==> flow/design.v <==
`timescale 1ns / 1ps
module counter #(size = 8) (clk, rst, ld, ld_val, en, up, val);
    input                 clk, rst, ld, en, up;
    input      [size-1:0] ld_val;
    output reg [size-1:0] val;
    always @(posedge clk, posedge rst) begin
        if (rst) begin
            val <= 0;
        end else if (ld) begin
            val <= ld_val;
        end else if (en) begin
            val <= (up) ? val+1 : val-1;
        end
    end
endmodule
module barrelshift #(size = 8) (barrel_in, barrel, right, barrel_out);
    input      signed [size-1:0] barrel_in;
    input                  [3:0] barrel;
    input                        right;
    output reg signed [size-1:0] barrel_out;
    always @(barrel_in, barrel, right) begin
        barrel_out = barrel_in;
        if (barrel == 1) begin
            barrel_out = (right) ? barrel_in >>> 1 : barrel_in <<< 1;
        end else if (barrel == 2) begin
            barrel_out = (right) ? barrel_in >>> 2 : barrel_in <<< 2;
        end else if (barrel == 3) begin
            barrel_out = (right) ? barrel_in >>> 3 : barrel_in <<< 3;
        end else if (barrel == 4) begin
            barrel_out = (right) ? barrel_in >>> 4 : barrel_in <<< 4;
        end else if (barrel == 5) begin
            barrel_out = (right) ? barrel_in >>> 5 : barrel_in <<< 5;
        end else if (barrel == 6) begin
            barrel_out = (right) ? barrel_in >>> 6 : barrel_in <<< 6;
        end else if (barrel == 7) begin
            barrel_out = (right) ? barrel_in >>> 7 : barrel_in <<< 7;
        end else if (barrel == 8) begin
            barrel_out = (right) ? barrel_in >>> 8 : barrel_in <<< 8;
        end else if (barrel == 9) begin
            barrel_out = (right) ? barrel_in >>> 9 : barrel_in <<< 9;
        end else if (barrel == 10) begin
            barrel_out = (right) ? barrel_in >>> 10 : barrel_in <<< 10;
        end else if (barrel == 11) begin
            barrel_out = (right) ? barrel_in >>> 11 : barrel_in <<< 11;
        end else if (barrel == 12) begin
            barrel_out = (right) ? barrel_in >>> 12 : barrel_in <<< 12;
        end else if (barrel == 13) begin
            barrel_out = (right) ? barrel_in >>> 13 : barrel_in <<< 13;
        end else if (barrel == 14) begin
            barrel_out = (right) ? barrel_in >>> 14 : barrel_in <<< 14;
        end else if (barrel == 15) begin
            barrel_out = (right) ? barrel_in >>> 15 : barrel_in <<< 15;
        end
    end
endmodule
module register #(size = 8) (clk, rst, ld, ld_val, val);
    input clk, rst, ld;
    input      signed [size-1:0] ld_val;
    output reg signed [size-1:0] val;
    always @(posedge clk, posedge rst) begin
        if (rst) begin
            val <= 0;
        end else if (ld) begin
            val <= ld_val;
        end
    end
endmodule
module cordic (clk, rst, s, angle, done, sine, cosine);
    input                   clk, rst, s;
    input   signed  [31:0]  angle;
    output  reg             done;
    output  signed  [31:0]  sine, cosine;
    reg              [1:0]  y, yn;
    wire                    z;
    wire             [3:0]  cntr_val0;
    wire    signed  [31:0]  atan [0:15];
    reg                     reg_ld_angle, reg_ld_sine, reg_ld_cosine, cntr_ld0, cntr_en0;
    wire    signed  [31:0]  reg_ld_val_angle, reg_ld_val_sine, reg_ld_val_cosine;
    wire    signed  [31:0]  reg_val_angle, reg_val_sine, reg_val_cosine, bshft_val_cosine, bshft_val_sine;
    assign atan[0]  = 450_000_000;
    assign atan[1]  = 265_650_512;
    assign atan[2]  = 140_362_435;
    assign atan[3]  = 071_250_163;
    assign atan[4]  = 035_763_344;
    assign atan[5]  = 017_899_106;
    assign atan[6]  = 008_951_737;
    assign atan[7]  = 004_476_142;
    assign atan[8]  = 002_381_050;
    assign atan[9]  = 001_119_057;
    assign atan[10] = 000_559_529;
    assign atan[11] = 000_279_765;
    assign atan[12] = 000_139_882;
    assign atan[13] = 000_069_941;
    assign atan[14] = 000_034_971;
    assign atan[15] = 000_017_485;
    always @(posedge clk, posedge rst) begin
        if (rst) begin
            y <= 0;
        end else begin
            y <= yn;
        end
    end
    always @(y, s, z) begin
        case (y)
            0: begin
                if (~s) begin
                    yn <= 0;
                end else begin
                    yn <= 1;
                end
            end
            1: begin
                if (~z) begin
                    yn <= 1;
                end else begin
                    yn <= 2;
                end
            end
            2: begin
                if (s) begin
                    yn <= 2;
                end else begin
                    yn <= 0;
                end
            end
            default: yn <= 2'bxx;
        endcase
    end
    always @(y, s) begin
        reg_ld_angle = 0; reg_ld_sine = 0; reg_ld_cosine = 0; cntr_ld0 = 0; cntr_en0 = 0; done = 0;
        case (y)
            0: begin
                reg_ld_angle = 1; cntr_ld0 = 1;
                if (s) begin
                    reg_ld_sine = 1; reg_ld_cosine = 1;
                end
            end
            1: begin
                reg_ld_angle = 1; reg_ld_sine = 1; reg_ld_cosine = 1; cntr_en0 = 1;
            end
            2: begin
                done = 1;
            end
        endcase
    end
    assign reg_ld_val_angle = (y == 0) ? angle : (reg_val_angle >= 000_000_000) ? 
        reg_val_angle - atan[cntr_val0] : reg_val_angle + atan[cntr_val0];
    assign reg_ld_val_cosine = (y == 0) ? 006_073_000 : (reg_val_angle >= 000_000_000) ?
        reg_val_cosine - bshft_val_sine : reg_val_cosine + bshft_val_sine;
    assign reg_ld_val_sine = (y == 0) ? 000_000_000 : (reg_val_angle >= 000_000_000) ?
        reg_val_sine + bshft_val_cosine : reg_val_sine - bshft_val_cosine;
    assign z = (cntr_val0 == 15);
    counter   #(4) c0 (clk, rst, cntr_ld0, 0, cntr_en0, 1, cntr_val0);
    register #(32) r_angle (clk, rst, reg_ld_angle, reg_ld_val_angle, reg_val_angle);
    register #(32) r_cosine (clk, rst, reg_ld_cosine, reg_ld_val_cosine, reg_val_cosine);
    register #(32) r_sine (clk, rst, reg_ld_sine, reg_ld_val_sine, reg_val_sine);
    barrelshift #(32) b_cosine (reg_val_cosine, cntr_val0, 1, bshft_val_cosine);
    barrelshift #(32) b_sine (reg_val_sine, cntr_val0, 1, bshft_val_sine);
    assign sine = reg_val_sine;
    assign cosine = reg_val_cosine;
endmodule
==> flow/config.mk <==
export PLATFORM = sky130hd
export DESIGN_NAME = cordic
export DESIGN_NICKNAME = cordic
export VERILOG_FILES = /design/flow/design.v
export SDC_FILE = /design/flow/constraint.sdc
export NUM_CORES = 4
export LEC_CHECK = 0
export CAP_MARGIN = 20
export CORE_ASPECT_RATIO = 1.41
export CORE_MARGIN = 2
export CORE_UTILIZATION = 61
export CTS_CLUSTER_SIZE = 29
export MAX_ROUTING_LAYER = met4
export SETUP_SLACK_MARGIN = 1.86
export SLEW_MARGIN = 20
export TNS_END_PERCENT = 5
==> flow/run.sh <==
#!/bin/bash
# the make line also repeats each setting of config.mk as NAME=value (left out here)
make -C /OpenROAD-flow-scripts/flow DESIGN_CONFIG=/design/flow/config.mk WORK_HOME=/design/flow/orfs CLKGATE_MAP_FILE= finish
==> flow/constraint.sdc <==
create_clock -name core_clock -period 6.74 [get_ports {clk}]
set_input_delay 1.3480 -clock core_clock [delete_from_list [all_inputs] [get_ports {clk}]]
set_output_delay 1.3480 -clock core_clock [all_outputs]
set_load 0.01 [all_outputs]
==> results.cfg, run 1 <==
; physical design summary
[yosys]
netlist_area_um2 = 19200
syn_area_per_cell_um2 = 7.05
yosysCellCount = 2725
synth_nets = 2869
synthDistinctLibCells = 103
synth_flops = 103
synth_seq_share_pct = 13.4
simple_gate_share_pct = 21.1
ys_chip_area_um2 = 19200
synthMuxAreaShare_pct = 1.94
netlist_instances = 2725
yosys.area_share.xor_xnor_pct = 7.56
post-synth-top-area-fraction_pct = 13.3
synthTopCellsByCount = a21oi_1, o21ai_0, nand2_1
yosysTopAreaCell = dfrtp_1
yosys.area_share.aoi_pct = 40.5
ys.flop_type = dfrtp_1
ys_warn_count = 8
synth.most_common_cell = a21oi_1
async_flop_share_pct = 100
topCombFamilyByArea = AND-OR/OR-AND gates
ys_sh_adder_pct = 7.21
top_cells_by_area = dfrtp_1, a21oi_1, o21ai_0
edf_count = 0

[cts]
htree_levels = 3
cts.sinks = 103
cts_root_buf = clkbuf_16
cts_buffers = 9
clk_path_buf_depth = 2

[run_status]
stop_stage = global routing
firstError = [ERROR GRT-0232] Routing congestion too high. Check the congestion heatmap in the GUI.
status = aborted with a tool error

[floorplan]
coreArea_um2 = 31200
rows = 77
die_h_um = 215
fp.dieW_um = 153
die-area_um2 = 33000
io_pins = 100
initial_utilization_pct = 61.6

[place]
numPortBuffers = 99
dpl.hpwl_um = 68700
placed_cell_area_um2 = 21200
gp_congestion = 1.18

[global_routing]
grt_usage_pct = 70.4
gr-total-overflow = 4
-- layer usage --
metal  global-route usage [%]  GRT overflow
met5                        -             -
met1                     72.2             1
met4                     63.8             1
met2                     90.1             2
met3                     44.8             0
-- stage by stage --
stage | cells | hold WS [ns] | utilization (%) | setup slack, ns
floorplan | 2725 | 0.526 | - | 1.59
global placement | 3156 | 0.489 | 68.0 | 0.446
detailed placement | 3156 | 0.531 | 68.0 | 0.186
CTS | 3274 | 0.551 | 75.1 | 1.10
-- timing repair --
item / in CTS
hold buffers: 0
setup buffers: 94
gates resized: 204
gates cloned: 8
endpoints found under the setup margin: 75
endpoints found under the hold margin: 0
pin swaps: 88
==> run 2: changes to the inputs <==
CORE_ASPECT_RATIO = 1.08   (was 1.41)
CORE_UTILIZATION = 36   (was 61)
CTS_CLUSTER_DIAMETER = 136   (was not set)
CTS_CLUSTER_SIZE = 66   (was 29)
GPL_TIMING_DRIVEN = 0   (was not set)
MAX_ROUTING_LAYER = not set   (was met4)
SETUP_SLACK_MARGIN = not set   (was 1.86)
SLEW_MARGIN = 40   (was 20)
TNS_END_PERCENT = not set   (was 5)
clock period = 7.5 ns   (was 6.74 ns; I/O delays follow)
==> results.cfg, run 2 <==
; physical design summary
[sta]
drv_slew = 0
final-setup-viol-count = 1
period_used_pct = 100
min_period_ns = 7.52
rsz0062_at_grt = yes
hold_viol = 0
setup_ws_ns = -0.0194
clock_skew_ns = 0.0240
fin_setup_tns_ns = -0.0194
max-slew-margin-rel_pct = 32.9
fmax_mhz = 133
worstMarginPinSlew_ns = 1.01

[critical_path]
worst-path-stages = 27
r2r-end = r_cosine.val[31]
cp-endpoint = r_cosine.val[31]
path_buffers = 3
critPathMaxFanout = 10
worstSetupPathType = reg2reg
worstPathArrival_ns = 7.87
crit_path_start = c0.val[0]
r2r_start = c0.val[0]
cp_slowest_cell = o31ai_4
cp.required_ns = 7.85
r2r_cells = 27
cp_top_family = AND-OR/OR-AND gates
start_kind = flop
end_kind = flop
critPathMostFrequentCell = a21oi_1
reg2reg_slack_ns = -0.02
crit_path_max_incr_delay_ns = 0.74

[cts]
clk_latency_ns = 0.45
clkSlewWorstSetupHoldPaths_ns = 0.10
htree_levels = 3
clk_path_buf_depth = 2
cts_root_buf = clkbuf_16
hold_buffers = 0
tritoncts = done
cts_buffers = 9
cts.sinks = 103

[job]
drv_cap = 0
tool_warnings = 36

[yosys]
synth_flops = 103
edf_count = 0
ys_sh_adder_pct = 7.21
netlist_area_um2 = 19200
yosysCellCount = 2725
netlist_instances = 2725
top_cells_by_area = dfrtp_1, a21oi_1, o21ai_0
synth.most_common_cell = a21oi_1
ys.flop_type = dfrtp_1
post-synth-top-area-fraction_pct = 13.3
simple_gate_share_pct = 21.1
yosys.area_share.xor_xnor_pct = 7.56
syn_area_per_cell_um2 = 7.05
ys_chip_area_um2 = 19200
topCombFamilyByArea = AND-OR/OR-AND gates
synth_nets = 2869
async_flop_share_pct = 100
synthMuxAreaShare_pct = 1.94
ys_warn_count = 8
synthTopCellsByCount = a21oi_1, o21ai_0, nand2_1
synthDistinctLibCells = 103
synth_seq_share_pct = 13.4
yosys.area_share.aoi_pct = 40.5
yosysTopAreaCell = dfrtp_1

[floorplan]
fp.dieW_um = 226
coreArea_um2 = 53100
io_pins = 100
initial_utilization_pct = 36.2
rows = 88
die_h_um = 244
die-area_um2 = 55300

[global_routing]
grt_usage_pct = 58.6
grt_pass1_wl_um = 222000
antenna_found_initial = 25
grt_max_degree = 65
grt_pass1_vias = 26043
gr-total-overflow = 0

[min_path]
min_to = y[1]
hp-class = reg2reg
min_from = y[1]
hold_depth = 2

[run_status]
so_faults = negative setup slack
status = finished with violations

[place]
numPortBuffers = 99
gp_congestion = 1.14
place_ws_ns = -0.520
dpl.hpwl_um = 118000

[finish]
nets = 2993
nFillCells = 5625
final_util_pct = 41.9
area_growth_pct = 15.6

[routing]
drc = 0
vias = 27847
drt-total-wl_um = 164000
first_iter_violations = 4827
dr.pass1.iters = 8
drtAntennaViolNets = 0
wl_per_cell_um = 45.6
via_per_inst = 7.73
## run 2: repair_timing
| action | CTS | global route |
|---|---|---|
| resized | 27 | 78 |
| pin swaps | 0 | 5 |
| endpoints found under the setup margin | 32 | 30 |
| buffers inserted | 0 | 8 |
| hold endpoints to repair | 0 | 0 |
## run 2: final cells by class
| cell class | instances | area, um^2 | share of cell area [%] |
|---|---|---|---|
| Buffer | 269 | 1510 | 6.79 |
| Clock inverter | 7 | 91.3 | 0.411 |
| Tap cell | 720 | 901 | 4.06 |
| Antenna cell | 27 | 67.6 | 0.304 |
| Multi-Input combinational cell | 2290 | 15500 | 69.6 |
| Timing Repair Buffer | 113 | 1140 | 5.13 |
| Clock buffer | 9 | 225 | 1.01 |
| Inverter | 63 | 244 | 1.10 |
| Sequential cell | 103 | 2580 | 11.6 |
## run 2: stage by stage
stage,hold slack [ns],cell area (um^2),cells
after floorplan,0.526,19200,2725
after global placement,0.531,21100,3544
after detailed placement,0.548,21300,3549
after CTS,0.571,21800,3565
after global routing,0.609,22100,3576
final,0.581,22200,3601
## run 2: metal layers
layer / track usage (%) / up-vias / share of wire, % / wire length (um)
li1: - / 10500 / - / -
met1: 64.4 / 13315 / 34 / 56400
met4: 52.8 / 16 / 12 / 20000
met3: 34.1 / 1105 / 15 / 25100
met5: 4.12 / - / 0.22 / 359
met2: 78.3 / 2911 / 38 / 62400
==> run 3: changes to the inputs <==
CORE_ASPECT_RATIO = not set   (was 1.08)
CORE_UTILIZATION = 59   (was 36)
CTS_CLUSTER_DIAMETER = not set   (was 136)
CTS_CLUSTER_SIZE = not set   (was 66)
GPL_TIMING_DRIVEN = not set   (was 0)
SETUP_SLACK_MARGIN = -0.37   (was not set)
SLEW_MARGIN = 20   (was 40)
TNS_END_PERCENT = 5   (was not set)
clock period = 4.64 ns   (was 7.5 ns; I/O delays follow)
==> results.cfg, run 3 <==
; physical design summary
[yosys]
ys_chip_area_um2 = 19200
synth_seq_share_pct = 13.4
synthMuxAreaShare_pct = 1.94
syn_area_per_cell_um2 = 7.05
ys.flop_type = dfrtp_1
top_cells_by_area = dfrtp_1, a21oi_1, o21ai_0
yosys.area_share.aoi_pct = 40.5
ys_warn_count = 8
async_flop_share_pct = 100
yosys.area_share.xor_xnor_pct = 7.56
synth.most_common_cell = a21oi_1
netlist_instances = 2725
netlist_area_um2 = 19200
synth_nets = 2869
yosysCellCount = 2725
simple_gate_share_pct = 21.1
synthDistinctLibCells = 103
edf_count = 0
synthTopCellsByCount = a21oi_1, o21ai_0, nand2_1
yosysTopAreaCell = dfrtp_1
post-synth-top-area-fraction_pct = 13.3
ys_sh_adder_pct = 7.21
synth_flops = 103
topCombFamilyByArea = AND-OR/OR-AND gates

[floorplan]
initial_utilization_pct = 59.5
io_pins = 100
die_h_um = 185
coreArea_um2 = 32300
die-area_um2 = 34000
rows = 66
fp.dieW_um = 185

[place]
place_inst = 3887
numPortBuffers = 99
dpl.hpwl_um = 79300
gp_congestion = 1.29
placed_cell_area_um2 = 26600

[cts]
cts.sinks = 103
cts_buffers = 9
cts_root_buf = clkbuf_16
htree_levels = 3
clk_path_buf_depth = 2
hold_buffers = 0

[run_status]
firstError = [ERROR GRT-0116] Global routing finished with congestion. Check the congestion regions in the DRC Viewer.
status = aborted with a tool error
stop_stage = global routing

[global_routing]
gr-total-overflow = 34
grt_usage_pct = 67.7
## run 3: repair_timing
action | 4_1_cts
pin swaps | 75
buffers inserted | 46
gates resized | 164
endpoints found under the setup margin | 56
## run 3: metrics by stage
step           TNS [ns]  hold slack, ns  utilization, %  worst slack [ns]
2_1_floorplan    -10.29           0.526               -            -0.513
3_3_place_gp     -42.55           0.506            82.2             -1.16
3_5_place_dp     -53.58           0.499            82.2             -1.42
4_1_cts          -35.69           0.534            86.2             -1.03
## run 3: per-layer routing
| metal | overflow | global-route usage (%) |
|---|---|---|
| met4 | 18 | 54.4 |
| met3 | 1 | 49.4 |
| met1 | 0 | 73.5 |
| met2 | 15 | 85.7 |
| met5 | 0 | 18.1 |
==> run 4: changes to the inputs <==
ABC_AREA = 0   (was not set)
CELL_PAD_IN_SITES_GLOBAL_PLACEMENT = 0   (was not set)
CORE_UTILIZATION = 54   (was 59)
GPL_ROUTABILITY_DRIVEN = 1   (was not set)
HOLD_SLACK_MARGIN = 0.28   (was not set)
MAX_ROUTING_LAYER = met5   (was not set)
SETUP_SLACK_MARGIN = 0.5   (was -0.37)
TNS_END_PERCENT = not set   (was 5)
clock period = 5.9 ns   (was 4.64 ns; I/O delays follow)
==> results.cfg, run 4 <==
; physical design summary
[yosys]
ys_warn_count = 8
synth_flops = 103
synthDistinctLibCells = 103
ys.flop_type = dfrtp_1
yosysCellCount = 2725
synth.most_common_cell = a21oi_1
ys_chip_area_um2 = 19200
topCombFamilyByArea = AND-OR/OR-AND gates
netlist_area_um2 = 19200
top_cells_by_area = dfrtp_1, a21oi_1, o21ai_0
yosys.area_share.aoi_pct = 40.5
yosys.area_share.xor_xnor_pct = 7.56
netlist_instances = 2725
synthMuxAreaShare_pct = 1.94
edf_count = 0
async_flop_share_pct = 100
post-synth-top-area-fraction_pct = 13.3
syn_area_per_cell_um2 = 7.05
ys_sh_adder_pct = 7.21
synth_nets = 2869
simple_gate_share_pct = 21.1
yosysTopAreaCell = dfrtp_1
synthTopCellsByCount = a21oi_1, o21ai_0, nand2_1
synth_seq_share_pct = 13.4

[cts]
cts_buffers = 9
cts.sinks = 103
cts_root_buf = clkbuf_16
clk_path_buf_depth = 2
htree_levels = 3

[floorplan]
fp.dieW_um = 193
die-area_um2 = 37100
die_h_um = 193
initial_utilization_pct = 54.4
io_pins = 100
rows = 69
coreArea_um2 = 35300

[run_status]
firstError = [ERROR GRT-0232] Routing congestion too high. Check the congestion heatmap in the GUI.
status = aborted with a tool error
stop_stage = global routing

[place]
numPortBuffers = 99
place_ws_ns = -0.415
gp_congestion = 1.17
dpl.hpwl_um = 81600

[global_routing]
grt_usage_pct = 79.8
gr-total-overflow = 66
run 4: timing repair:
item,in CTS
cloned,7
hold buffers,0
gates resized,298
buffers inserted,104
setup endpoints to repair,47
pin swaps,144
run 4: layer usage:
metal  GRT usage, %  GRT overflow
met1           80.3             5
met2           93.2            23
met3           67.0             1
met4           77.7            36
met5           45.7             1
run 4: through the flow:
step / std cells / setup TNS, ns / cell area, um^2 / util (%)
floorplan: 2725 / 0 / 19200 / -
global placement: 3579 / -0.780 / 24100 / 68.3
detailed placement: 3579 / -3.06 / 24100 / 68.3
CTS: 3706 / 0 / 26600 / 75.4
==> run 5: changes to the inputs <==
ABC_AREA = not set   (was 0)
CELL_PAD_IN_SITES_GLOBAL_PLACEMENT = not set   (was 0)
CORE_UTILIZATION = 56   (was 54)
CTS_CLUSTER_SIZE = 99   (was not set)
GPL_ROUTABILITY_DRIVEN = not set   (was 1)
HOLD_SLACK_MARGIN = not set   (was 0.28)
MAX_ROUTING_LAYER = not set   (was met5)
SETUP_SLACK_MARGIN = 0.3   (was 0.5)
TNS_END_PERCENT = 10   (was not set)
clock period = 6.38 ns   (was 5.9 ns; I/O delays follow)
==> results.cfg, run 5 <==
; physical design summary
[finish]
nets = 3010
fin_cells = 3322
final_util_pct = 68.1
seq_area_um2 = 2590
nFillCells = 2856
logic_area_um2 = 15700
area_growth_pct = 19.3

[global_routing]
grt_pass1_wl_um = 156000
grt_pass1_vias = 24424
grt_usage_pct = 57.5
grt_max_degree = 75
antenna_found_initial = 5
gr-total-overflow = 0

[yosys]
topCombFamilyByArea = AND-OR/OR-AND gates
syn_area_per_cell_um2 = 7.05
yosysTopAreaCell = dfrtp_1
ys_chip_area_um2 = 19200
top_cells_by_area = dfrtp_1, a21oi_1, o21ai_0
synth.most_common_cell = a21oi_1
netlist_instances = 2725
ys_warn_count = 8
edf_count = 0
netlist_area_um2 = 19200
ys.flop_type = dfrtp_1
synthTopCellsByCount = a21oi_1, o21ai_0, nand2_1
synth_flops = 103
post-synth-top-area-fraction_pct = 13.3
simple_gate_share_pct = 21.1
yosys.area_share.xor_xnor_pct = 7.56
async_flop_share_pct = 100
ys_sh_adder_pct = 7.21
synthDistinctLibCells = 103
synth_seq_share_pct = 13.4
synth_nets = 2869
yosys.area_share.aoi_pct = 40.5
yosysCellCount = 2725
synthMuxAreaShare_pct = 1.94

[sta]
final-setup-viol-count = 0
clock_skew_ns = 0.0117
min_period_ns = 6.14
fmax_mhz = 163
fin_setup_tns_ns = 0
max-slew-margin-rel_pct = 16.1
worstMarginPinSlew_ns = 1.26
setup_ws_ns = 0.236
hold_slack_ns = 0.546
period_used_pct = 96.3
drv_slew = 0
rsz0062_at_grt = yes
hold_viol = 0

[cts]
cts_root_buf = clkbuf_16
clk_latency_ns = 0.40
hold_buffers = 0
clkSlewWorstSetupHoldPaths_ns = 0.09
clk_path_buf_depth = 2
cts_buffers = 9
cts.sinks = 103
htree_levels = 3
tritoncts = done

[routing]
via_per_inst = 7.94
drtAntennaViolNets = 0
wl_per_cell_um = 32.3
vias = 26361
drt-total-wl_um = 107000
first_iter_violations = 5767
drc = 0
dr.pass1.iters = 13

[job]
tool_warnings = 39
drv_cap = 0

[critical_path]
cp_slowest_cell = dfrtp_4
crit_path_max_incr_delay_ns = 0.67
cp.required_ns = 6.65
critPathMaxFanout = 22
end_kind = flop
worstPathArrival_ns = 6.42
worst-path-stages = 23
r2r_start = c0.val[2]
crit_path_start = c0.val[2]
r2r-end = r_sine.val[31]
cp-endpoint = r_sine.val[31]
cp_top_family = AND-OR/OR-AND gates
r2r_cells = 23
start_kind = flop
path_buffers = 2
path_cells = nand2b_1 -> buf_4 -> buf_4 -> a21oi_1 -> o32ai_1 -> a221o_1 -> o211ai_1 -> a21oi_1 -> nor2_1 -> nand2_1 -> nand2_1 -> xor2_1 -> ha_1 -> nand3_1 -> or2_2 -> nor3_2 -> a221o_1 -> nand2_1 -> a21oi_1 -> a31oi_1 -> and2_1 -> mux2i_1 -> o21ai_1
worstSetupPathType = reg2reg
reg2reg_slack_ns = 0.24

[floorplan]
coreArea_um2 = 33700
rows = 67
io_pins = 100
die-area_um2 = 35800
initial_utilization_pct = 57.0
fp.dieW_um = 189
die_h_um = 189

[place]
gp_congestion = 1.17
dpl.hpwl_um = 72600
numPortBuffers = 99
place_inst = 3240
place_ws_ns = -0.00830

[min_path]
hold_depth = 2
hp-class = reg2reg
min_to = y[0]
min_from = y[1]

[run_status]
status = complete, no violations
==> run 5: per-stage QoR <==
step / cell area [um^2]
3_5_place_dp: 21500
2_1_floorplan: 19200
3_3_place_gp: 21500
5_1_grt: 22900
4_1_cts: 22100
6_report: 22900
==> run 5: layout make-up <==
| class | count | area share (%) |
|---|---|---|
| diodes | 3 | 0.0327 |
| clock buffers | 11 | 1.10 |
| clock inverters | 5 | 0.175 |
| inverters | 63 | 1.06 |
| multi-input cells | 2290 | 68.3 |
| flip-flops and latches | 103 | 11.3 |
| well taps | 448 | 2.44 |
| repair buffers | 399 | 15.6 |
==> run 5: routing by layer <==
| layer | track usage, % | wire length [um] | up-vias |
|---|---|---|---|
| met5 | 6.87 | 553 | - |
| met4 | 36.0 | 10000 | 19 |
| met3 | 30.4 | 19700 | 1012 |
| met2 | 78.4 | 40300 | 2839 |
| met1 | 69.8 | 36800 | 11991 |
| li1 | - | - | 10500 |
==> run 5: repair_timing <==
action	CTS	global route
cloned	1	1
resized	29	115
setup buffers	19	42
pin swaps	5	47
setup endpoints to repair	22	40
==> run 6: changes to the inputs <==
ABC_AREA = 0   (was not set)
CELL_PAD_IN_SITES_GLOBAL_PLACEMENT = 0   (was not set)
CORE_UTILIZATION = 54   (was 56)
CTS_CLUSTER_SIZE = not set   (was 99)
GPL_ROUTABILITY_DRIVEN = 1   (was not set)
HOLD_SLACK_MARGIN = 0.29   (was not set)
MAX_ROUTING_LAYER = met5   (was not set)
SETUP_SLACK_MARGIN = -0.48   (was 0.3)
TNS_END_PERCENT = not set   (was 10)
clock period = 5.94 ns   (was 6.38 ns; I/O delays follow)
==> results.cfg, run 6 <==
; physical design summary
[run_status]
status = finished with violations
so_faults = negative setup slack

[place]
dpl.hpwl_um = 76700
gp_congestion = 1.21
place_ws_ns = -0.223
placed_cell_area_um2 = 23800
numPortBuffers = 99

[cts]
clk_path_buf_depth = 2
cts_buffers = 9
tritoncts = done
clkSlewWorstSetupHoldPaths_ns = 0.11
hold_buffers = 0
cts.sinks = 103
htree_levels = 3
cts_root_buf = clkbuf_16
clk_latency_ns = 0.43

[sta]
clock_skew_ns = 0.0328
period_used_pct = 108
min_period_ns = 6.42
fmax_mhz = 156
hold_viol = 0
fin_setup_tns_ns = -5.10
drv_slew = 0
setup_ws_ns = -0.479
max-slew-margin-rel_pct = 31.5
worstMarginPinSlew_ns = 1.02
final-setup-viol-count = 25

[yosys]
edf_count = 0
post-synth-top-area-fraction_pct = 13.3
topCombFamilyByArea = AND-OR/OR-AND gates
ys_warn_count = 8
syn_area_per_cell_um2 = 7.05
synthDistinctLibCells = 103
netlist_instances = 2725
synthMuxAreaShare_pct = 1.94
yosysTopAreaCell = dfrtp_1
ys_chip_area_um2 = 19200
synthTopCellsByCount = a21oi_1, o21ai_0, nand2_1
synth_nets = 2869
yosys.area_share.aoi_pct = 40.5
simple_gate_share_pct = 21.1
ys.flop_type = dfrtp_1
synth_seq_share_pct = 13.4
synth_flops = 103
netlist_area_um2 = 19200
yosysCellCount = 2725
async_flop_share_pct = 100
synth.most_common_cell = a21oi_1
top_cells_by_area = dfrtp_1, a21oi_1, o21ai_0
yosys.area_share.xor_xnor_pct = 7.56
ys_sh_adder_pct = 7.21

[critical_path]
cp_slowest_cell = or4bb_1
critPathMaxFanout = 8
r2r-end = r_cosine.val[31]
cp-endpoint = r_cosine.val[31]
start_kind = flop
crit_path_max_incr_delay_ns = 0.49
cp_top_family = AND-OR/OR-AND gates
worstPathArrival_ns = 6.73
cp.required_ns = 6.25
worst-path-stages = 29
path_buffers = 7
critPathMostFrequentCell = buf_4
r2r_start = c0.val[1]
crit_path_start = c0.val[1]
end_kind = flop
r2r_cells = 29
reg2reg_slack_ns = -0.48
worstSetupPathType = reg2reg

[finish]
area_growth_pct = 26.4
stdcell_area_um2 = 24300
nets = 3242

[routing]
wl_per_cell_um = 30.3
dr.pass1.iters = 17
first_iter_violations = 5697
drc = 0
via_per_inst = 7.50
drtAntennaViolNets = 0
vias = 26759
drt-total-wl_um = 108000

[global_routing]
grt_max_degree = 69
grt_usage_pct = 56.7
grt_pass1_wl_um = 157000
grt_pass1_vias = 24966
antenna_found_initial = 5
gr-total-overflow = 0

[floorplan]
initial_utilization_pct = 54.4
io_pins = 100
die_h_um = 193
coreArea_um2 = 35300
rows = 69
die-area_um2 = 37100
fp.dieW_um = 193

[job]
tool_warnings = 37
drv_cap = 0

[min_path]
hold_depth = 2
hp-class = reg2reg
min_from = y[1]
min_to = y[0]
## run 6: through the flow
stage	utilization [%]	hold WS, ns	instances
floorplan	-	0.526	2725
global placement	67.5	0.506	3543
detailed placement	67.5	0.512	3543
CTS	68.4	0.531	3559
global route	68.8	0.581	3564
finish	68.8	0.537	3566
## run 6: cell type report
| class | instances | area, um^2 |
|---|---|---|
| Sequential cell | 103 | 2590 |
| Inverter | 63 | 241 |
| Antenna cell | 2 | 5.00 |
| Timing Repair Buffer | 631 | 5360 |
| Fill cell | 2990 | 11000 |
| Multi-Input combinational cell | 2290 | 15200 |
| Clock buffer | 10 | 239 |
| Clock inverter | 6 | 57.6 |
| Tap cell | 461 | 577 |
## run 6: layer usage
metal	track usage (%)	part of all wire, %	up-vias
met2	76.8	38	2631
met4	41.3	10	8
met3	27.8	17	897
li1	-	-	10954
met1	68.1	35	12269
met5	6.04	0.21	-
## run 6: repair_timing
action,CTS,global route
endpoints found under the hold margin,0,0
gates resized,0,22
buffers inserted,0,6
setup endpoints to repair,0,12
==> run 7: changes to the inputs <==
ABC_AREA = 1   (was 0)
CELL_PAD_IN_SITES_DETAIL_PLACEMENT = 2   (was not set)
CORE_ASPECT_RATIO = 1.3   (was not set)
CORE_MARGIN = 9   (was 2)
CORE_UTILIZATION = 18   (was 54)
CTS_CLUSTER_DIAMETER = 254   (was not set)
CTS_CLUSTER_SIZE = 86   (was not set)
GPL_ROUTABILITY_DRIVEN = 0   (was 1)
HOLD_SLACK_MARGIN = not set   (was 0.29)
MIN_ROUTING_LAYER = met1   (was not set)
PLACE_DENSITY_LB_ADDON = 0.18   (was not set)
SETUP_SLACK_MARGIN = not set   (was -0.48)
SLEW_MARGIN = 40   (was 20)
TNS_END_PERCENT = 85   (was not set)
clock period = 4.69 ns   (was 5.94 ns; I/O delays follow)
==> results.cfg, run 7 <==
; physical design summary
[yosys]
async_flop_share_pct = 100
synth_nets = 3626
yosys.area_share.xor_xnor_pct = 4.56
ys_warn_count = 8
synth_seq_share_pct = 13.2
simple_gate_share_pct = 34.7
edf_count = 0
netlist_instances = 3482
ys_sh_adder_pct = 7.07
synthTopCellsByCount = nand2_1, inv_1, a21oi_1
top_cells_by_area = nand2_1, dfrtp_1, a21oi_1
synth.most_common_cell = nand2_1
post-synth-top-area-fraction_pct = 18.9
yosys.area_share.aoi_pct = 27.3
synthMuxAreaShare_pct = 0
syn_area_per_cell_um2 = 5.63
synth_flops = 103
yosysTopAreaCell = nand2_1
topCombFamilyByArea = simple AND/OR/NAND/NOR gates
netlist_area_um2 = 19600
yosysCellCount = 3482
ys_chip_area_um2 = 19600
ys.flop_type = dfrtp_1
synthDistinctLibCells = 62

[floorplan]
rows = 137
io_pins = 100
coreArea_um2 = 108000
die-area_um2 = 121000
fp.dieW_um = 307
die_h_um = 394
initial_utilization_pct = 18.2

[critical_path]
crit_path_max_incr_delay_ns = 0.52
r2r_cells = 35
cp-endpoint = r_cosine.val[30]
path_buffers = 11
worstSetupPathType = reg2reg
start_kind = flop
critPathMaxFanout = 20
cp_top_family = simple AND/OR/NAND/NOR gates
end_kind = flop
critPathMostFrequentCell = nand2_4
reg2reg_slack_ns = -1.37
r2r_start = c0.val[0]
r2r-end = r_cosine.val[30]
worstPathArrival_ns = 6.36
cp_slowest_cell = xor2_2
worst-path-stages = 35
crit_path_start = c0.val[0]
cp.required_ns = 4.99

[global_routing]
antenna_found_initial = 5
grt_pass1_vias = 32342
grt_pass1_wl_um = 208000
grt_usage_pct = 22.4
grt_max_degree = 71
gr-total-overflow = 0

[sta]
worstMarginPinSlew_ns = 1.00
max-slew-margin-rel_pct = 33.0
clock_skew_ns = 0.0473
final-setup-viol-count = 53
period_used_pct = 129
rsz0062_at_grt = yes
fin_setup_tns_ns = -39.55
fmax_mhz = 165
min_period_ns = 6.06
hold_viol = 0
setup_ws_ns = -1.37
drv_slew = 0

[finish]
fin_cells = 5858
nFillCells = 12757
area_growth_pct = 74.7
nets = 4607
logic_area_um2 = 17700
seq_area_um2 = 2580
final_util_pct = 31.8

[cts]
clk_path_buf_depth = 2
htree_levels = 3
clkSlewWorstSetupHoldPaths_ns = 0.08
cts_buffers = 9
clk_latency_ns = 0.47
cts.sinks = 103
cts_root_buf = clkbuf_16
tritoncts = done

[routing]
via_per_inst = 5.37
wl_per_cell_um = 28.2
dr.pass1.iters = 5
n_antenna_cell = 0
drtAntennaViolNets = 0
drc = 0
drt-total-wl_um = 165000
vias = 31476
first_iter_violations = 2238

[run_status]
so_faults = negative setup slack
status = finished with violations

[place]
dpl.hpwl_um = 108000
numPortBuffers = 99
place_inst = 5691

[min_path]
min_to = r_angle.val[19]
hold_depth = 2
hp-class = reg2reg
min_from = r_angle.val[19]

[job]
drv_cap = 0
tool_warnings = 37
## run 7: layout make-up
cell class / instances / share of cell area [%]
tap: 1390 / 5.08
clock buffer: 15 / 0.752
clock inverter: 1 / 0.0877
timing repair buffer: 1177 / 29.9
multi-input combinational: 2743 / 51.8
inverter: 429 / 4.89
sequential: 103 / 7.54
## run 7: repair_timing
| item | 4_1_cts | 5_1_grt |
|---|---|---|
| setup buffers | 71 | 86 |
| hold endpoints to repair | 0 | 0 |
| resized | 474 | 470 |
| endpoints found under the setup margin | 70 | 70 |
| hold buffers | 0 | 0 |
| gates cloned | 4 | 4 |
| pin swaps | 139 | 225 |
## run 7: per-stage QoR
stage	worst slack, ns	hold slack [ns]	cell area (um^2)
2_1_floorplan	0.00195	0.472	19600
3_3_place_gp	-0.844	0.496	29000
3_5_place_dp	-1.07	0.513	29000
4_1_cts	-0.489	0.532	31800
5_1_grt	-1.41	0.552	34300
6_report	-1.37	0.524	34300
## run 7: per-layer routing
layer / global-route usage, % / vias to the layer above / wire, um
li1: - / 13477 / -
met1: 25.9 / 15967 / 61700
met4: 13.4 / 10 / 14700
met3: 2.43 / 658 / 9140
met2: 39.3 / 1364 / 79500
met5: 0 / - / 52
==> run 8: changes to the inputs <==
ABC_AREA = not set   (was 1)
CELL_PAD_IN_SITES_DETAIL_PLACEMENT = not set   (was 2)
CELL_PAD_IN_SITES_GLOBAL_PLACEMENT = not set   (was 0)
CORE_ASPECT_RATIO = not set   (was 1.3)
CORE_MARGIN = 2   (was 9)
CORE_UTILIZATION = 58   (was 18)
CTS_CLUSTER_DIAMETER = not set   (was 254)
CTS_CLUSTER_SIZE = not set   (was 86)
GPL_ROUTABILITY_DRIVEN = not set   (was 0)
MAX_ROUTING_LAYER = not set   (was met5)
MIN_ROUTING_LAYER = not set   (was met1)
PLACE_DENSITY_LB_ADDON = not set   (was 0.18)
SETUP_SLACK_MARGIN = 1.36   (was not set)
SLEW_MARGIN = 20   (was 40)
TNS_END_PERCENT = not set   (was 85)
clock period = 5.33 ns   (was 4.69 ns; I/O delays follow)
==> results.cfg, run 8 <==
; physical design summary
[run_status]
status = aborted with a tool error
stop_stage = global routing
firstError = [ERROR GRT-0232] Routing congestion too high. Check the congestion heatmap in the GUI.

[cts]
htree_levels = 3
cts.sinks = 103
hold_buffers = 0
cts_buffers = 9
cts_root_buf = clkbuf_16
clk_path_buf_depth = 2

[yosys]
simple_gate_share_pct = 21.1
synth_flops = 103
synth.most_common_cell = a21oi_1
ys_warn_count = 8
yosysCellCount = 2725
yosys.area_share.aoi_pct = 40.5
netlist_area_um2 = 19200
ys.flop_type = dfrtp_1
yosys.area_share.xor_xnor_pct = 7.56
synth_seq_share_pct = 13.4
netlist_instances = 2725
top_cells_by_area = dfrtp_1, a21oi_1, o21ai_0
synth_nets = 2869
ys_sh_adder_pct = 7.21
ys_chip_area_um2 = 19200
async_flop_share_pct = 100
synthTopCellsByCount = a21oi_1, o21ai_0, nand2_1
synthDistinctLibCells = 103
syn_area_per_cell_um2 = 7.05
topCombFamilyByArea = AND-OR/OR-AND gates
yosysTopAreaCell = dfrtp_1
synthMuxAreaShare_pct = 1.94
edf_count = 0
post-synth-top-area-fraction_pct = 13.3

[global_routing]
grt_usage_pct = 88.2
gr-total-overflow = 264

[floorplan]
fp.dieW_um = 186
rows = 66
coreArea_um2 = 32600
die_h_um = 186
initial_utilization_pct = 58.9
io_pins = 100
die-area_um2 = 34600

[place]
numPortBuffers = 99
gp_congestion = 1.25
dpl.hpwl_um = 78700
==> run 8: what timing repair did <==
item	CTS
endpoints found under the setup margin	88
gates cloned	5
gates resized	301
setup buffers	131
pin swaps	154
==> run 8: layer usage <==
layer	track usage (%)	overflow
met1	87.5	25
met3	80.1	21
met4	88.6	102
met5	58.1	1
met2	98.2	115
==> run 8: per-stage QoR <==
| stage | cell area [um^2] | std cells | hold WS, ns | setup slack (ns) |
|---|---|---|---|---|
| CTS | 28300 | 3848 | 0.568 | -0.233 |
| global placement | 25500 | 3696 | 0.532 | -0.453 |
| floorplan | 19900 | 2725 | 0.522 | 0.197 |
| detailed placement | 25500 | 3696 | 0.532 | -0.759 |
==> run 9: changes to the inputs <==
CORE_UTILIZATION = 40   (was 58)
SETUP_SLACK_MARGIN = 0.3   (was 1.36)
clock period = 7.22 ns   (was 5.33 ns; I/O delays follow)
==> results.cfg, run 9 <==
; physical design summary
[run_status]
status = complete, no violations

[yosys]
synth_seq_share_pct = 13.4
synthMuxAreaShare_pct = 1.94
synthDistinctLibCells = 103
netlist_instances = 2725
synthTopCellsByCount = a21oi_1, o21ai_0, nand2_1
syn_area_per_cell_um2 = 7.05
yosys.area_share.aoi_pct = 40.5
synth_nets = 2869
yosys.area_share.xor_xnor_pct = 7.56
async_flop_share_pct = 100
edf_count = 0
synth.most_common_cell = a21oi_1
netlist_area_um2 = 19200
yosysTopAreaCell = dfrtp_1
ys.flop_type = dfrtp_1
post-synth-top-area-fraction_pct = 13.3
synth_flops = 103
top_cells_by_area = dfrtp_1, a21oi_1, o21ai_0
ys_chip_area_um2 = 19200
topCombFamilyByArea = AND-OR/OR-AND gates
ys_sh_adder_pct = 7.21
ys_warn_count = 8
yosysCellCount = 2725
simple_gate_share_pct = 21.1

[routing]
dr.pass1.iters = 9
drtAntennaViolNets = 0
drc = 0
first_iter_violations = 4125
vias = 24726
wl_per_cell_um = 31.2
via_per_inst = 7.18
drt-total-wl_um = 107000

[cts]
tritoncts = done
cts_root_buf = clkbuf_16
clk_latency_ns = 0.42
htree_levels = 3
cts_buffers = 9
clk_path_buf_depth = 2
cts.sinks = 103
clkSlewWorstSetupHoldPaths_ns = 0.08

[finish]
final_util_pct = 46.6
nets = 2967
fin_cells = 3445
area_growth_pct = 15.4
nFillCells = 4817

[place]
dpl.hpwl_um = 74300
numPortBuffers = 99
gp_congestion = 1.05
place_ws_ns = 0.448
place_inst = 3422

[critical_path]
cp-endpoint = r_sine.val[28]
r2r-end = r_sine.val[28]
cp_slowest_cell = or3_1
crit_path_max_incr_delay_ns = 0.51
cp_top_family = AND-OR/OR-AND gates
worstSetupPathType = reg2reg
r2r_start = c0.val[0]
crit_path_start = c0.val[0]
critPathMaxFanout = 21
reg2reg_slack_ns = 0.28
cp.required_ns = 7.53
end_kind = flop
start_kind = flop
r2r_cells = 27
worst-path-stages = 27
worstPathArrival_ns = 7.25
path_buffers = 5
critPathMostFrequentCell = o21ai_0

[sta]
hold_viol = 0
final-setup-viol-count = 0
fin_setup_tns_ns = 0
setup_ws_ns = 0.280
max-slew-margin-rel_pct = 28.8
worstMarginPinSlew_ns = 1.07
min_period_ns = 6.94
period_used_pct = 96.1
fmax_mhz = 144
rsz0062_at_grt = yes
drv_slew = 0
clock_skew_ns = 0.0161

[job]
drv_cap = 0
tool_warnings = 36

[global_routing]
grt_pass1_wl_um = 156000
grt_usage_pct = 41.7
gr-total-overflow = 0
grt_max_degree = 68
grt_pass1_vias = 23248
antenna_found_initial = 4

[floorplan]
die_h_um = 223
coreArea_um2 = 47500
io_pins = 100
fp.dieW_um = 223
rows = 80
die-area_um2 = 49800
initial_utilization_pct = 40.4

[min_path]
hp-class = reg2reg
hold_depth = 2
min_from = y[1]
min_to = y[0]
run 9: layout make-up:
class / instances / area, um^2 / area share (%)
tap: 615 / 769 / 3.47
timing repair buffer: 356 / 3110 / 14.0
antenna: 2 / 5.00 / 0.0226
sequential: 103 / 2590 / 11.7
clock inverter: 4 / 52.6 / 0.237
inverter: 63 / 239 / 1.08
clock buffer: 12 / 246 / 1.11
multi-input combinational: 2290 / 15200 / 68.4
run 9: timing repair:
action                                  in CTS  in global routing
resized                                      0                 12
setup buffers                                0                  5
endpoints found under the setup margin       0                 21
hold buffers                                 0                  0
run 9: per-layer routing:
metal	global-route usage [%]	up-vias	share of wire, %
li1	-	10406	-
met1	54.5	11673	39
met2	58.6	2088	40
met3	14.5	553	14
met4	25.0	6	7.1
met5	0.684	-	0.072
run 9: stage by stage:
step / hold WS [ns] / area, um^2
after global routing: 0.576 / 22200
final: 0.547 / 22200
after detailed placement: 0.536 / 21700
after floorplan: 0.526 / 19200
after CTS: 0.553 / 22000
after global placement: 0.534 / 21700
==> run 10: changes to the inputs <==
ABC_AREA = 1   (was not set)
CELL_PAD_IN_SITES_GLOBAL_PLACEMENT = 0   (was not set)
CORE_UTILIZATION = 72   (was 40)
CTS_CLUSTER_DIAMETER = 203   (was not set)
CTS_CLUSTER_SIZE = 76   (was not set)
GPL_ROUTABILITY_DRIVEN = 1   (was not set)
HOLD_SLACK_MARGIN = 0.11   (was not set)
MAX_ROUTING_LAYER = met5   (was not set)
PLACE_DENSITY_LB_ADDON = 0.24   (was not set)
SETUP_SLACK_MARGIN = 1.51   (was 0.3)
clock period = 5.11 ns   (was 7.22 ns; I/O delays follow)
==> results.cfg, run 10 <==
; physical design summary
[cts]
cts_buffers = 9
hold_buffers = 0
htree_levels = 3
cts_root_buf = clkbuf_16
clk_path_buf_depth = 2
cts.sinks = 103

[floorplan]
coreArea_um2 = 26900
fp.dieW_um = 169
die_h_um = 169
initial_utilization_pct = 72.9
die-area_um2 = 28600
io_pins = 100
rows = 60

[yosys]
yosys.area_share.xor_xnor_pct = 4.56
synth_seq_share_pct = 13.2
synthTopCellsByCount = nand2_1, inv_1, a21oi_1
top_cells_by_area = nand2_1, dfrtp_1, a21oi_1
edf_count = 0
topCombFamilyByArea = simple AND/OR/NAND/NOR gates
async_flop_share_pct = 100
simple_gate_share_pct = 34.7
post-synth-top-area-fraction_pct = 18.9
ys_sh_adder_pct = 7.07
ys.flop_type = dfrtp_1
yosysCellCount = 3482
ys_chip_area_um2 = 19600
ys_warn_count = 8
synth.most_common_cell = nand2_1
syn_area_per_cell_um2 = 5.63
synthDistinctLibCells = 62
yosys.area_share.aoi_pct = 27.3
netlist_area_um2 = 19600
synthMuxAreaShare_pct = 0
netlist_instances = 3482
synth_nets = 3626
synth_flops = 103
yosysTopAreaCell = nand2_1

[place]
numPortBuffers = 99
placed_cell_area_um2 = 21800
place_ws_ns = -0.133
gp_congestion = 1.27
dpl.hpwl_um = 63000

[run_status]
firstError = [ERROR GRT-0116] Global routing finished with congestion. Check the congestion regions in the DRC Viewer.
status = aborted with a tool error
stop_stage = global routing

[global_routing]
grt_usage_pct = 94.2
gr-total-overflow = 869
[run 10: metrics by stage]
| stage | hold slack, ns | utilization, % | cells |
|---|---|---|---|
| after detailed placement | 0.499 | 81.2 | 3890 |
| after floorplan | 0.472 | - | 3482 |
| after global placement | 0.490 | 81.2 | 3890 |
| after CTS | 0.520 | 93.9 | 4081 |
[run 10: what timing repair did]
item | 4_1_cts
setup endpoints to repair | 89
cloned | 13
setup buffers | 162
resized | 367
pin swaps | 165
hold endpoints to repair | 0
[run 10: layer usage]
layer  track usage, %  overflow
met1             91.5        71
met2              106       469
met3             85.8        88
met4             95.1       217
met5             71.0        24
==> run 11: changes to the inputs <==
CTS_CLUSTER_DIAMETER = 202   (was 203)
clock period = 5.04 ns   (was 5.11 ns; I/O delays follow)
==> results.cfg, run 11 <==
; physical design summary
[floorplan]
die_h_um = 169
die-area_um2 = 28600
fp.dieW_um = 169
io_pins = 100
coreArea_um2 = 26900
initial_utilization_pct = 72.9
rows = 60

[cts]
cts_buffers = 9
cts.sinks = 103
cts_root_buf = clkbuf_16
hold_buffers = 0
clk_path_buf_depth = 2
htree_levels = 3

[yosys]
synthTopCellsByCount = nand2_1, inv_1, a21oi_1
ys_warn_count = 8
topCombFamilyByArea = simple AND/OR/NAND/NOR gates
yosys.area_share.aoi_pct = 27.3
synth_flops = 103
synth.most_common_cell = nand2_1
yosys.area_share.xor_xnor_pct = 4.56
yosysCellCount = 3482
top_cells_by_area = nand2_1, dfrtp_1, a21oi_1
async_flop_share_pct = 100
syn_area_per_cell_um2 = 5.63
netlist_instances = 3482
synth_nets = 3626
simple_gate_share_pct = 34.7
yosysTopAreaCell = nand2_1
ys_sh_adder_pct = 7.07
synth_seq_share_pct = 13.2
edf_count = 0
synthDistinctLibCells = 62
ys.flop_type = dfrtp_1
ys_chip_area_um2 = 19600
post-synth-top-area-fraction_pct = 18.9
netlist_area_um2 = 19600
synthMuxAreaShare_pct = 0

[place]
numPortBuffers = 99
place_inst = 3907
placed_cell_area_um2 = 22000
gp_congestion = 1.22
dpl.hpwl_um = 64100

[run_status]
firstError = [ERROR GRT-0116] Global routing finished with congestion. Check the congestion regions in the DRC Viewer.
stop_stage = global routing
status = aborted with a tool error

[global_routing]
grt_usage_pct = 92.4
gr-total-overflow = 760
## run 11: layer usage
layer	global-route usage, %	overflow
met1	91.0	48
met2	103	380
met3	82.1	80
met4	94.7	245
met5	68.2	7
## run 11: timing repair
action                                  in CTS
gates cloned                                 7
setup buffers                              164
endpoints found under the setup margin      89
gates resized                              294
pin swaps                                  144
## run 11: per-stage QoR
step / utilization, % / setup WS (ns) / setup TNS [ns]
after floorplan: - / 0.745 / 0
after CTS: 92.6 / 0.174 / 0
after detailed placement: 81.9 / -0.370 / -2.30
after global placement: 81.9 / -0.0494 / -0.121
==> run 12: changes to the inputs <==
ABC_AREA = not set   (was 1)
CELL_PAD_IN_SITES_GLOBAL_PLACEMENT = not set   (was 0)
CORE_ASPECT_RATIO = 1.41   (was not set)
CORE_UTILIZATION = 56   (was 72)
CTS_CLUSTER_DIAMETER = not set   (was 202)
CTS_CLUSTER_SIZE = not set   (was 76)
GPL_ROUTABILITY_DRIVEN = not set   (was 1)
HOLD_SLACK_MARGIN = not set   (was 0.11)
MAX_ROUTING_LAYER = not set   (was met5)
PLACE_DENSITY_LB_ADDON = not set   (was 0.24)
SETUP_SLACK_MARGIN = -0.36   (was 1.51)
TNS_END_PERCENT = 5   (was not set)
clock period = 4.64 ns   (was 5.04 ns; I/O delays follow)
==> results.cfg, run 12 <==
; physical design summary
[run_status]
status = aborted with a tool error
stop_stage = global routing
firstError = [ERROR GRT-0116] Global routing finished with congestion. Check the congestion regions in the DRC Viewer.

[yosys]
topCombFamilyByArea = AND-OR/OR-AND gates
netlist_instances = 2725
synth_seq_share_pct = 13.4
netlist_area_um2 = 19200
simple_gate_share_pct = 21.1
synth_flops = 103
synthTopCellsByCount = a21oi_1, o21ai_0, nand2_1
ys.flop_type = dfrtp_1
synthMuxAreaShare_pct = 1.94
ys_sh_adder_pct = 7.21
synth.most_common_cell = a21oi_1
edf_count = 0
yosys.area_share.aoi_pct = 40.5
async_flop_share_pct = 100
syn_area_per_cell_um2 = 7.05
ys_warn_count = 8
top_cells_by_area = dfrtp_1, a21oi_1, o21ai_0
synthDistinctLibCells = 103
synth_nets = 2869
yosysTopAreaCell = dfrtp_1
ys_chip_area_um2 = 19200
yosys.area_share.xor_xnor_pct = 7.56
yosysCellCount = 2725
post-synth-top-area-fraction_pct = 13.3

[place]
numPortBuffers = 99
gp_congestion = 1.25
dpl.hpwl_um = 85500

[floorplan]
coreArea_um2 = 33800
die_h_um = 224
fp.dieW_um = 160
io_pins = 100
rows = 80
die-area_um2 = 35800
initial_utilization_pct = 56.8

[global_routing]
grt_usage_pct = 69.0
gr-total-overflow = 8

[cts]
cts_buffers = 9
clk_path_buf_depth = 2
htree_levels = 3
cts_root_buf = clkbuf_16
cts.sinks = 103
-- run 12: timing repair --
item | 4_1_cts
cloned | 2
pin swaps | 52
hold buffers | 0
setup buffers | 33
setup endpoints to repair | 63
gates resized | 156
hold endpoints to repair | 0
-- run 12: per-stage QoR --
step	instances	area (um^2)	util (%)	worst slack (ns)	setup TNS, ns
global placement	3916	26700	79.0	-1.39	-52.22
floorplan	2725	19300	-	-0.513	-10.29
CTS	3966	27900	82.6	-1.15	-35.65
detailed placement	3916	26700	79.0	-1.61	-68.09
-- run 12: routing by layer --
layer | GRT usage (%) | GRT overflow
met2 | 91.9 | 4
met1 | 71.2 | 0
met5 | 12.0 | 0
met3 | 43.2 | 0
met4 | 68.4 | 4
==> run 13: changes to the inputs <==
ABC_AREA = 1   (was not set)
CELL_PAD_IN_SITES_GLOBAL_PLACEMENT = 0   (was not set)
CORE_ASPECT_RATIO = 0.5   (was 1.41)
CORE_UTILIZATION = 62   (was 56)
CTS_CLUSTER_DIAMETER = 218   (was not set)
CTS_CLUSTER_SIZE = 98   (was not set)
GPL_ROUTABILITY_DRIVEN = 1   (was not set)
MAX_ROUTING_LAYER = met5   (was not set)
PLACE_DENSITY = 0.56   (was not set)
SETUP_SLACK_MARGIN = -0.53   (was -0.36)
TNS_END_PERCENT = 30   (was 5)
clock period = 5.3 ns   (was 4.64 ns; I/O delays follow)
==> results.cfg, run 13 <==
; physical design summary
[routing]
dr.pass1.iters = 12
via_per_inst = 6.47
drtAntennaViolNets = 0
first_iter_violations = 5324
vias = 26032
drc = 0
wl_per_cell_um = 21.4
drt-total-wl_um = 86200
n_antenna_cell = 0

[cts]
clkSlewWorstSetupHoldPaths_ns = 0.11
cts_buffers = 9
clk_latency_ns = 0.42
clk_path_buf_depth = 2
cts.sinks = 103
hold_buffers = 0
tritoncts = done
htree_levels = 3
cts_root_buf = clkbuf_16

[sta]
period_used_pct = 107
drv_slew = 0
setup_ws_ns = -0.381
worstMarginPinSlew_ns = 1.15
rsz0062_at_grt = yes
final-setup-viol-count = 26
hold_viol = 0
clock_skew_ns = 0.0214
hold_slack_ns = 0.519
max-slew-margin-rel_pct = 23.0
fmax_mhz = 176
min_period_ns = 5.68

[finish]
area_growth_pct = 14.2
fin_cells = 4024
nFillCells = 2742
nets = 3740
stdcell_area_um2 = 22400

[global_routing]
gr-total-overflow = 0
antenna_found_initial = 1
grt_usage_pct = 50.3
grt_max_degree = 59
grt_pass1_wl_um = 130000
grt_pass1_vias = 23075

[critical_path]
end_kind = flop
worstSetupPathType = reg2reg
crit_path_start = c0.val[2]
cp.required_ns = 5.59
worstPathArrival_ns = 5.98
critPathMostFrequentCell = nand2_1
r2r_cells = 37
path_buffers = 7
r2r_start = c0.val[2]
cp_top_family = simple AND/OR/NAND/NOR gates
start_kind = flop
worst-path-stages = 37
crit_path_max_incr_delay_ns = 0.55
critPathMaxFanout = 17
cp_slowest_cell = dfrtp_2
r2r-end = r_sine.val[31]
cp-endpoint = r_sine.val[31]
reg2reg_slack_ns = -0.38

[floorplan]
die-area_um2 = 33100
rows = 45
fp.dieW_um = 255
io_pins = 100
coreArea_um2 = 30700
initial_utilization_pct = 63.8
die_h_um = 130

[yosys]
synth_nets = 3626
netlist_instances = 3482
yosys.area_share.aoi_pct = 27.3
syn_area_per_cell_um2 = 5.63
synth_flops = 103
ys.flop_type = dfrtp_1
synth_seq_share_pct = 13.2
netlist_area_um2 = 19600
yosys.area_share.xor_xnor_pct = 4.56
ys_sh_adder_pct = 7.07
async_flop_share_pct = 100
synth.most_common_cell = nand2_1
yosysCellCount = 3482
synthMuxAreaShare_pct = 0
synthTopCellsByCount = nand2_1, inv_1, a21oi_1
synthDistinctLibCells = 62
yosysTopAreaCell = nand2_1
topCombFamilyByArea = simple AND/OR/NAND/NOR gates
ys_chip_area_um2 = 19600
edf_count = 0
simple_gate_share_pct = 34.7
post-synth-top-area-fraction_pct = 18.9
ys_warn_count = 8
top_cells_by_area = nand2_1, dfrtp_1, a21oi_1

[job]
tool_warnings = 38
drv_cap = 0

[place]
gp_congestion = 1.16
place_inst = 4007
numPortBuffers = 99
dpl.hpwl_um = 63700
place_ws_ns = -0.186
placed_cell_area_um2 = 22000

[min_path]
hold_depth = 2
min_to = r_angle.val[0]
hp-class = reg2reg
min_from = r_angle.val[0]

[run_status]
status = finished with violations
so_faults = negative setup slack
==> run 13: final cells by class <==
| type | instances | area [um^2] | share of cell area (%) |
|---|---|---|---|
| clock buffer | 9 | 225 | 1.01 |
| clock inverter | 7 | 100 | 0.447 |
| inverter | 429 | 1640 | 7.30 |
| multi-input combinational | 2744 | 14600 | 65.1 |
| sequential | 103 | 2580 | 11.5 |
| tap | 423 | 529 | 2.36 |
| timing repair buffer | 309 | 2750 | 12.3 |
==> run 13: stage by stage <==
stage | utilization, % | TNS (ns)
final | 72.8 | -4.86
after global routing | 72.8 | -13.84
after CTS | 72.5 | -2.19
after detailed placement | 71.4 | -1.15
after global placement | 71.4 | -0.221
after floorplan | - | 0
==> run 13: what timing repair did <==
item,CTS,global route
endpoints found under the setup margin,0,26
buffers inserted,0,0
resized,0,37
hold endpoints to repair,0,0
==> run 13: layer usage <==
layer / up-vias / global-route usage (%) / wire length, um
met5: - / 1.11 / 181
met4: 12 / 24.4 / 5300
met3: 509 / 24.5 / 16800
met2: 2238 / 69.6 / 32200
met1: 11501 / 64.9 / 31700
li1: 11772 / - / -
==> run 14: changes to the inputs <==
ABC_AREA = not set   (was 1)
CELL_PAD_IN_SITES_GLOBAL_PLACEMENT = not set   (was 0)
CORE_ASPECT_RATIO = not set   (was 0.5)
CORE_UTILIZATION = 61   (was 62)
CTS_CLUSTER_DIAMETER = not set   (was 218)
CTS_CLUSTER_SIZE = not set   (was 98)
GPL_ROUTABILITY_DRIVEN = not set   (was 1)
MAX_ROUTING_LAYER = not set   (was met5)
PLACE_DENSITY = not set   (was 0.56)
SETUP_SLACK_MARGIN = 0.3   (was -0.53)
TNS_END_PERCENT = not set   (was 30)
clock period = 4.23 ns   (was 5.3 ns; I/O delays follow)
==> results.cfg, run 14 <==
; physical design summary
[run_status]
status = aborted with a tool error
stop_stage = global routing
firstError = [ERROR GRT-0116] Global routing finished with congestion. Check the congestion regions in the DRC Viewer.

[floorplan]
die-area_um2 = 32900
rows = 64
fp.dieW_um = 182
io_pins = 100
die_h_um = 182
initial_utilization_pct = 62.3
coreArea_um2 = 30800

[cts]
hold_buffers = 0
htree_levels = 3
clk_path_buf_depth = 2
cts_root_buf = clkbuf_16
cts.sinks = 103
cts_buffers = 9

[yosys]
topCombFamilyByArea = AND-OR/OR-AND gates
ys.flop_type = dfrtp_1
post-synth-top-area-fraction_pct = 13.3
synth_seq_share_pct = 13.4
simple_gate_share_pct = 21.1
netlist_instances = 2725
netlist_area_um2 = 19200
synthTopCellsByCount = a21oi_1, o21ai_0, nand2_1
top_cells_by_area = dfrtp_1, a21oi_1, o21ai_0
yosysTopAreaCell = dfrtp_1
ys_sh_adder_pct = 7.21
yosys.area_share.xor_xnor_pct = 7.56
synthMuxAreaShare_pct = 1.94
async_flop_share_pct = 100
ys_chip_area_um2 = 19200
synth_flops = 103
yosys.area_share.aoi_pct = 40.5
yosysCellCount = 2725
ys_warn_count = 8
edf_count = 0
syn_area_per_cell_um2 = 7.05
synth_nets = 2869
synth.most_common_cell = a21oi_1
synthDistinctLibCells = 103

[global_routing]
gr-total-overflow = 351
grt_usage_pct = 86.5

[place]
numPortBuffers = 99
placed_cell_area_um2 = 27200
dpl.hpwl_um = 79900
gp_congestion = 1.29
place_ws_ns = -1.82
-- run 14: timing repair --
action | CTS
buffers inserted | 74
cloned | 2
gates resized | 222
setup endpoints to repair | 85
pin swaps | 113
-- run 14: metrics by stage --
stage / hold WS, ns / setup TNS, ns / cells
2_1_floorplan: 0.522 / -19.26 / 2725
3_5_place_dp: 0.562 / -79.51 / 3881
3_3_place_gp: 0.532 / -67.36 / 3881
4_1_cts: 0.578 / -63.89 / 3973
-- run 14: routing by layer --
metal  GRT overflow  global-route usage, %
met5             11                   51.9
met1             22                   84.9
met3             22                   76.6
met4            101                   86.3
met2            195                   99.8
